==> job 6794 <==
==> flow/design.v <==
module regfile(clock,raddr1,rout1,raddr2,rout2,wen,waddr,win);
    input clock;    
    input wen; 
    input [15:0] win;
    input [2:0] raddr1,raddr2;
    input [2:0] waddr;
    output [15:0] rout1,rout2;
    reg [15:0] ram[7:0];
    assign rout1 = ram[raddr1];
    assign rout2 = ram[raddr2];
    always @(posedge clock) 
    begin
        ram[0]<=16'b0;
        if (wen) 
        begin
            if(waddr!=0) ram[waddr]<= win;
        end
    end
endmodule
module fetch_module(clock,reset,brbus,inst,imem_addr,imem_data);
    input clock;
    input reset;
    input [17:0]brbus;
    output [11:0]imem_addr;  
    input [15:0]imem_data;   
    output [15:0]inst;  
    reg [15:0]inst;
    reg [15:0] pc;
    wire brbus_valid;  
    wire brbus_taken;  
    wire [15:0]brbus_offset;
    assign brbus_valid=brbus[17];
    assign brbus_taken=brbus[16];
    assign brbus_offset=brbus[15:0];
    wire [15:0]rom_out;
    assign imem_addr=pc[12:1];
    assign rom_out=imem_data;
    reg rom_en;
    always @(posedge clock) begin
        if(reset==1) begin
            rom_en<=0;
        end
        else begin
            rom_en<=1;
        end
    end
    always @(posedge clock) begin
        if(reset==1) begin
            pc<=0;
        end
        else if(brbus_taken==1) begin
            pc<=pc+brbus_offset;
        end
        else if(brbus_valid==1) begin
            pc<=pc+2;
        end
    end
    always @(posedge clock) begin
        if(reset==1) begin
            inst<=0;
        end
        else begin
            inst<=(rom_en==1)? rom_out:16'h0000;
        end
    end
endmodule  
module decode_module(clock,reset,inst,ex_dest,mem_dest,wb_dest,wbbus,brbus,idbus);
    input clock;
    input reset;
    input [15:0]inst;
    input [2:0] ex_dest,mem_dest,wb_dest;
    input [19:0]wbbus;
    output [55:0]idbus;
    reg [55:0] idbus;
    output [17:0]brbus;
    wire wbbus_valid;
    wire [2:0]wbbus_dest;
    wire [15:0]wbbus_value;
    reg idbus_valid;
    wire [3:0]idbus_op;
    wire [2:0]idbus_dest;
    wire [15:0]idbus_value1;
    wire [15:0]idbus_value2;
    wire [15:0]idbus_stvalue;
    reg brbus_valid;
    reg brbus_taken;
    reg [15:0]brbus_offset;
    assign wbbus_valid=wbbus[19];
    assign wbbus_dest=wbbus[18:16];
    assign wbbus_value=wbbus[15:0];
    reg [15:0] inst_save;
    reg inst_save_valid;
    always @(posedge clock) begin
        if(reset==1) begin
            inst_save<=0;
            inst_save_valid<=1'b0;
        end
        else begin
            if(brbus_valid==1) begin
                inst_save<=0;
                inst_save_valid<=1'b0;
            end
            else if(inst_save_valid==1'b0) begin
                inst_save<=inst;
                inst_save_valid<=1'b1;
            end
        end
    end
    reg [15:0] cur_inst;
    always @(*) begin
        if(inst_save_valid==0) begin
            cur_inst<=inst;
        end
        else begin
            cur_inst<=inst_save;
        end
    end
    reg [2:0]reg_rd_addr2;
    always @(*) begin
        if(cur_inst[15:12]==4'b1011) begin  
            reg_rd_addr2<=cur_inst[11:9];
        end
        else begin
            reg_rd_addr2<=cur_inst[5:3];
        end
    end
    regfile registers(.clock(clock),.raddr1(cur_inst[8:6]),.rout1(idbus_value1),.raddr2(reg_rd_addr2),
                .rout2(idbus_value2),.wen(wbbus_valid),.waddr(wbbus_dest),.win(wbbus_value));
    assign idbus_stvalue={{11{cur_inst[5]}},cur_inst[4:0]};
    assign idbus_op=cur_inst[15:12];
    assign idbus_dest=cur_inst[11:9];
    reg reset_over;
    always @(posedge clock) begin
        if(reset==1) begin
            reset_over<=0;
        end
        else begin
            reset_over<=1;
        end
    end
    always @(*) begin
        if(reset_over==1) begin
            brbus_valid<=1'b1;
        end
        else begin
            brbus_valid<=1'b0;
        end
        if((cur_inst[8:6]!=0)&&((cur_inst[8:6]==ex_dest)||(cur_inst[8:6]==mem_dest)||(cur_inst[8:6]==wb_dest))) begin
            brbus_valid<=1'b0;
        end
        if(cur_inst[15:14]!=4'b11) begin
            if((cur_inst[11:9]!=0)&&((cur_inst[11:9]==ex_dest)||(cur_inst[11:9]==mem_dest)||(cur_inst[11:9]==wb_dest))) begin
                brbus_valid<=1'b0;
            end
            if((cur_inst[15]==1'b0)||(cur_inst[15:12]==4'b1000)) begin
                if((cur_inst[5:3]!=0)&&((cur_inst[5:3]==ex_dest)||(cur_inst[5:3]==mem_dest)||(cur_inst[5:3]==wb_dest))) begin
                    brbus_valid<=1'b0;
                end
            end
        end
    end
    always @(*) begin
        brbus_taken<=1'b0;
        brbus_offset<=16'h0000;
        if(cur_inst[15:14]==2'b11) begin  
            if((cur_inst[8:6]==0)||((cur_inst[8:6]!=ex_dest)&&(cur_inst[8:6]!=mem_dest)&&(cur_inst[8:6]!=wb_dest))) begin
                case(cur_inst[10:9])
                    2'b00: begin  
                        if(idbus_value1==0) begin
                            brbus_taken<=1'b1;
                            brbus_offset<={{11{cur_inst[5]}},cur_inst[4:0]};
                        end
                    end
                    2'b01: begin  
                        if((idbus_value1[15]==0)&&(idbus_value1[14:0]!=0)) begin
                            brbus_taken<=1'b1;
                            brbus_offset<={{11{cur_inst[5]}},cur_inst[4:0]};
                        end
                    end
                    2'b10: begin  
                        if((idbus_value1[15]==1)||(idbus_value1==0)) begin
                            brbus_taken<=1'b1;
                            brbus_offset<={{11{cur_inst[5]}},cur_inst[4:0]};
                        end
                    end
                endcase
            end
        end
    end
    always @(posedge clock) begin
        if(reset==1) begin
            idbus_valid<=0;
        end
        else begin
            idbus_valid<=brbus_valid;
        end
    end
    assign brbus[17]=brbus_valid;
    assign brbus[16]=brbus_taken;
    assign brbus[15:0]=brbus_offset;
    always @(posedge clock) begin
        if(reset==1) begin
            idbus<=0;
        end
        else begin
            idbus[55]<=brbus_valid;
            idbus[54:51]<=idbus_op;
            idbus[50:48]<=idbus_dest;
            idbus[47:32]<=idbus_value1;
            idbus[31:16]<=idbus_value2;
            idbus[15:0]<=idbus_stvalue;
        end
    end
endmodule
module alu_module(clock,reset,idbus,exbus,ex_dest);
    input clock;
    input reset;
    input [55:0]idbus;
    output [39:0]exbus;
    reg [39:0]exbus;
    output [2:0]ex_dest;
    reg [2:0]ex_dest;
    wire idbus_valid;
    wire [3:0]idbus_op;
    wire [2:0]idbus_dest;
    wire [15:0]idbus_value1;
    wire [15:0]idbus_value2;
    wire [15:0]idbus_stvalue;
    reg exbus_valid;
    reg [3:0]exbus_op;
    reg [2:0]exbus_dest;
    reg [15:0]exbus_exresult;
    reg [15:0]exbus_stvalue;
    assign idbus_valid=idbus[55];
    assign idbus_op=idbus[54:51];
    assign idbus_dest=idbus[50:48];
    assign idbus_value1=idbus[47:32];
    assign idbus_value2=idbus[31:16];
    assign idbus_stvalue=idbus[15:0];
    always @(*) begin
        if(idbus_valid==1) begin
            ex_dest<=idbus_dest;
        end
        else begin
            ex_dest<=0;
        end
    end
    always @(*) begin
        exbus_valid<=0;
        exbus_op<=0;
        exbus_dest<=0;
        exbus_exresult<=16'h0000;
        exbus_stvalue<=16'h0000;
        if(idbus_valid==1'b1) begin
            exbus_valid<=1;
            exbus_op<=idbus_op;
            exbus_dest<=idbus_dest;
            case(idbus_op)
                4'b0001: begin  
                    exbus_exresult<=idbus_value1+idbus_value2;
                end
                4'b0010: begin  
                    exbus_exresult<=idbus_value1-idbus_value2;
                end
                4'b0011: begin  
                    exbus_exresult<=idbus_value1&idbus_value2;
                end
                4'b0100: begin  
                    exbus_exresult<=idbus_value1|idbus_value2;
                end
                4'b0101: begin  
                    exbus_exresult<=~idbus_value1;
                end
                4'b0110: begin  
                    exbus_exresult<=idbus_value1<<idbus_value2[3:0];
                end
                4'b0111: begin  
                    exbus_exresult<=(~(16'hffff>>idbus_value2[3:0]))|(idbus_value1>>idbus_value2[3:0]);
                end
                4'b1000: begin  
                    exbus_exresult<=idbus_value1>>idbus_value2[3:0];
                end
                4'b1001: begin  
                    exbus_exresult<=idbus_value1+idbus_stvalue;
                end
                4'b1010: begin  
                    exbus_exresult<=idbus_value1+idbus_stvalue;
                end
                4'b1011: begin  
                    exbus_exresult<=idbus_value1+idbus_stvalue;
                    exbus_stvalue<=idbus_value2;
                end
            endcase
        end
    end
    always @(posedge clock) begin
        if(reset==1) begin
            exbus<=0;
        end
        else begin
            exbus[39]<=exbus_valid;
            exbus[38:35]<=exbus_op;
            exbus[34:32]<=exbus_dest;
            exbus[31:16]<=exbus_exresult;
            exbus[15:0]<=exbus_stvalue;
        end
    end
endmodule 
module mem_module(clock,reset,exbus,membus,mem_dest,dmem_addr,dmem_we,dmem_wdata,dmem_rdata);
    input clock;
    input reset;
    output [11:0]dmem_addr;   
    output dmem_we;           
    output [15:0]dmem_wdata;  
    input [15:0]dmem_rdata;   
    input [39:0]exbus;
    output [39:0]membus;
    reg [39:0] membus;
    output [2:0]mem_dest;
    reg [2:0]mem_dest;
    wire exbus_valid;
    wire [3:0]exbus_op;
    wire [2:0]exbus_dest;
    wire [15:0]exbus_exresult;
    wire [15:0]exbus_stvalue;
    wire membus_valid;
    wire [3:0]membus_op;
    wire [2:0]membus_dest;
    wire [15:0]membus_exresult;
    wire [15:0]membus_memresult;
    assign exbus_valid=exbus[39];
    assign exbus_op=exbus[38:35];
    assign exbus_dest=exbus[34:32];
    assign exbus_exresult=exbus[31:16];
    assign exbus_stvalue=exbus[15:0];
    always @(*) begin
        if(exbus_valid==1) begin
            mem_dest<=exbus_dest;
        end
        else begin
            mem_dest<=0;
        end
end
    reg rd_wr;  
    always @(*) begin
        rd_wr<=0;
        if(exbus_op==4'b1011) begin  
            rd_wr<=1;
        end
    end
    assign membus_valid=exbus_valid;
    assign membus_op=exbus_op;
    assign membus_dest=exbus_dest;
    assign membus_exresult=exbus_exresult;
    assign dmem_addr=exbus_exresult[11:0];
    assign dmem_we=rd_wr;
    assign dmem_wdata=exbus_stvalue;
    assign membus_memresult=dmem_rdata;
    always @(posedge clock) begin
        if(reset==1) begin
            membus<=0;
        end
        else begin
            membus[39]<=membus_valid;
            membus[38:35]<=membus_op;
            membus[34:32]<=membus_dest;
            membus[31:16]<=membus_exresult;
            membus[15:0]<=membus_memresult;
        end
    end
endmodule 
module wb_module(clock,reset,membus,wbbus,wb_dest);
    input clock;
    input reset;
    input [39:0]membus;
    output [19:0]wbbus;
    reg [19:0]wbbus;
    output [2:0]wb_dest;
    reg [2:0]wb_dest;
    wire membus_valid;
    wire [3:0]membus_op;
    wire [2:0]membus_dest;
    wire [15:0]membus_exresult;
    wire [15:0]membus_memresult;
    reg wbbus_valid;
    reg [2:0]wbbus_dest;
    reg [15:0]wbbus_value;
    assign membus_valid=membus[39];
    assign membus_op=membus[38:35];
    assign membus_dest=membus[34:32];
    assign membus_exresult=membus[31:16];
    assign membus_memresult=membus[15:0];
    always @(*) begin
        if(membus_valid==1) begin
            wb_dest<=membus_dest;
        end
        else begin
            wb_dest<=0;
        end
    end
    always @(*) begin
        wbbus_valid<=0;
        wbbus_dest<=0;
        wbbus_value<=0;
        if(membus_valid==1) begin
            if((membus_op[3]==1'b0)||((membus_op[3:2]==2'b10)&&(membus_op[1:0]!=2'b11))) begin
                wbbus_valid<=1;
                wbbus_dest<=membus_dest;
                wbbus_value<=(membus_op[3:1]==3'b101)? membus_memresult:membus_exresult;
            end
        end
    end
    always @(*) begin
        wbbus[19]<=wbbus_valid;
        wbbus[18:16]<=wbbus_dest;
        wbbus[15:0]<=wbbus_value;
    end
endmodule
module cpu(clock,reset,imem_addr,imem_data,dmem_addr,dmem_we,dmem_wdata,dmem_rdata);
    input clock;
    input reset;
    output [11:0]imem_addr;
    input [15:0]imem_data;
    output [11:0]dmem_addr;
    output dmem_we;
    output [15:0]dmem_wdata;
    input [15:0]dmem_rdata;
    wire [17:0]brbus;
    wire [15:0]inst;
    wire [2:0] ex_dest,mem_dest,wb_dest;
    wire [19:0]wbbus;
    wire [55:0]idbus;
    wire [39:0]exbus;
    wire [39:0]membus;
    fetch_module fetch(.clock(clock),.reset(reset),.brbus(brbus),.inst(inst),.imem_addr(imem_addr),.imem_data(imem_data));
    decode_module decode(.clock(clock),.reset(reset),.inst(inst),.ex_dest(ex_dest),.mem_dest(mem_dest),
                        .wb_dest(wb_dest),.wbbus(wbbus),.brbus(brbus),.idbus(idbus));
    alu_module alu(.clock(clock),.reset(reset),.idbus(idbus),.exbus(exbus),.ex_dest(ex_dest));
    mem_module mem(.clock(clock),.reset(reset),.exbus(exbus),.membus(membus),.mem_dest(mem_dest),
                   .dmem_addr(dmem_addr),.dmem_we(dmem_we),.dmem_wdata(dmem_wdata),.dmem_rdata(dmem_rdata));
    wb_module wb(.clock(clock),.reset(reset),.membus(membus),.wbbus(wbbus),.wb_dest(wb_dest));
endmodule
==> flow/run.sh <==
#!/bin/bash
# the make line also repeats each setting of config.mk as NAME=value (left out here)
make -C /OpenROAD-flow-scripts/flow DESIGN_CONFIG=/design/flow/config.mk WORK_HOME=/design/flow/orfs CLKGATE_MAP_FILE= finish
==> flow/config.mk <==
export PLATFORM = sky130hd
export DESIGN_NAME = cpu
export DESIGN_NICKNAME = cpu
export VERILOG_FILES = /design/flow/design.v
export SDC_FILE = /design/flow/constraint.sdc
export NUM_CORES = 4
export LEC_CHECK = 0
export ABC_AREA = 1
export CAP_MARGIN = 20
export CELL_PAD_IN_SITES_GLOBAL_PLACEMENT = 2
export CORE_MARGIN = 2
export CORE_UTILIZATION = 40
export GPL_ROUTABILITY_DRIVEN = 0
export MAX_ROUTING_LAYER = met4
export MIN_ROUTING_LAYER = met2
export SETUP_SLACK_MARGIN = 1.42
export SLEW_MARGIN = 35
==> flow/constraint.sdc <==
create_clock -name core_clock -period 8.0 [get_ports {clock}]
set_input_delay 1.6000 -clock core_clock [delete_from_list [all_inputs] [get_ports {clock}]]
set_output_delay 1.6000 -clock core_clock [all_outputs]
set_load 0.01 [all_outputs]
==> inputs of job 3334, as changes to job 6794 <==
CELL_PAD_IN_SITES_GLOBAL_PLACEMENT = default   (was 2)
CORE_ASPECT_RATIO = 0.5   (was default)
CORE_UTILIZATION = 72   (was 40)
CTS_CLUSTER_DIAMETER = 346   (was default)
CTS_CLUSTER_SIZE = 100   (was default)
GPL_ROUTABILITY_DRIVEN = default   (was 0)
MAX_ROUTING_LAYER = default   (was met4)
MIN_ROUTING_LAYER = default   (was met2)
SETUP_SLACK_MARGIN = 1.17   (was 1.42)
SLEW_MARGIN = 20   (was 35)
TNS_END_PERCENT = 10   (was default)
==> flow/constraint.sdc (replaced) <==
create_clock -name core_clock -period 4.13 [get_ports {clock}]
set_input_delay 0.8260 -clock core_clock [delete_from_list [all_inputs] [get_ports {clock}]]
set_output_delay 0.8260 -clock core_clock [all_outputs]
set_load 0.01 [all_outputs]
==> inputs of job 7771, as changes to job 6794 <==
ABC_AREA = default   (was 1)
CELL_PAD_IN_SITES_GLOBAL_PLACEMENT = default   (was 2)
CORE_UTILIZATION = 54   (was 40)
CTS_CLUSTER_SIZE = 95   (was default)
GPL_ROUTABILITY_DRIVEN = default   (was 0)
MAX_ROUTING_LAYER = default   (was met4)
MIN_ROUTING_LAYER = default   (was met2)
SETUP_SLACK_MARGIN = default   (was 1.42)
SLEW_MARGIN = 20   (was 35)
==> flow/constraint.sdc (replaced) <==
create_clock -name core_clock -period 3.59 [get_ports {clock}]
set_input_delay 0.7180 -clock core_clock [delete_from_list [all_inputs] [get_ports {clock}]]
set_output_delay 0.7180 -clock core_clock [all_outputs]
set_load 0.01 [all_outputs]
==> results <==
P per Cell Area: job 6794 226.6 nW/um^2; job 3334 -; job 7771 435.3 nW/um^2
Met3 wire length: job 6794 25,390 um; job 3334 -; job 7771 2919 um
Synth Area in Compound Gates: job 6794 14.01%; job 3334 14.01%; job 7771 15.54%
CP required: job 6794 8.51 ns; job 3334 -; job 7771 4.04 ns
Clock buffers created by TritonCTS: job 6794 37; job 3334 7; job 7771 34
Final tally of setup violations: job 6794 0; job 3334 -; job 7771 11
Max Slew Vio Count: job 6794 0; job 3334 -; job 7771 0
Number of inverters outside the clock class in the layout: job 6794 293; job 3334 -; job 7771 24
Yosys stat area: job 6794 16,400 sq um; job 3334 16,400 sq um; job 7771 15,750 sq um
Worst-case setup slack after placement: job 6794 2.031 ns; job 3334 0.003233 ns; job 7771 -1.457 ns
Netlist area before placement: job 6794 16,400 sq um; job 3334 16,400 sq um; job 7771 15,750 sq um
Run status: job 6794 no timing/DRC/antenna violations; job 3334 did not finish; job 7771 finished with violations
Failing step: job 6794 -; job 3334 global routing (5_1_grt); job 7771 -
Reasons for failing layout checks: job 6794 -; job 3334 -; job 7771 setup timing
Vertical die size: job 6794 206.5 um; job 3334 110.7 um; job 7771 174.8 um
Crit path setup slack, layout: job 6794 2.192 ns; job 3334 -; job 7771 -1.069 ns
FA/HA/MAJ Cells, Area Fraction: job 6794 2.685%; job 3334 2.685%; job 7771 2.797%
HP Start: job 6794 alu.exbus[31]; job 3334 -; job 7771 alu.exbus[29]
Count of sequential standard cells: job 6794 301; job 3334 -; job 7771 301
Post-route minimum period: job 6794 5.808 ns; job 3334 -; job 7771 4.659 ns
Metal1 wirelength: job 6794 0 um; job 3334 -; job 7771 20,590 um
Data arrival at the endpoint of the critical path: job 6794 6.31 ns; job 3334 -; job 7771 5.11 ns
Power is estimated from default activity; no workload was simulated.
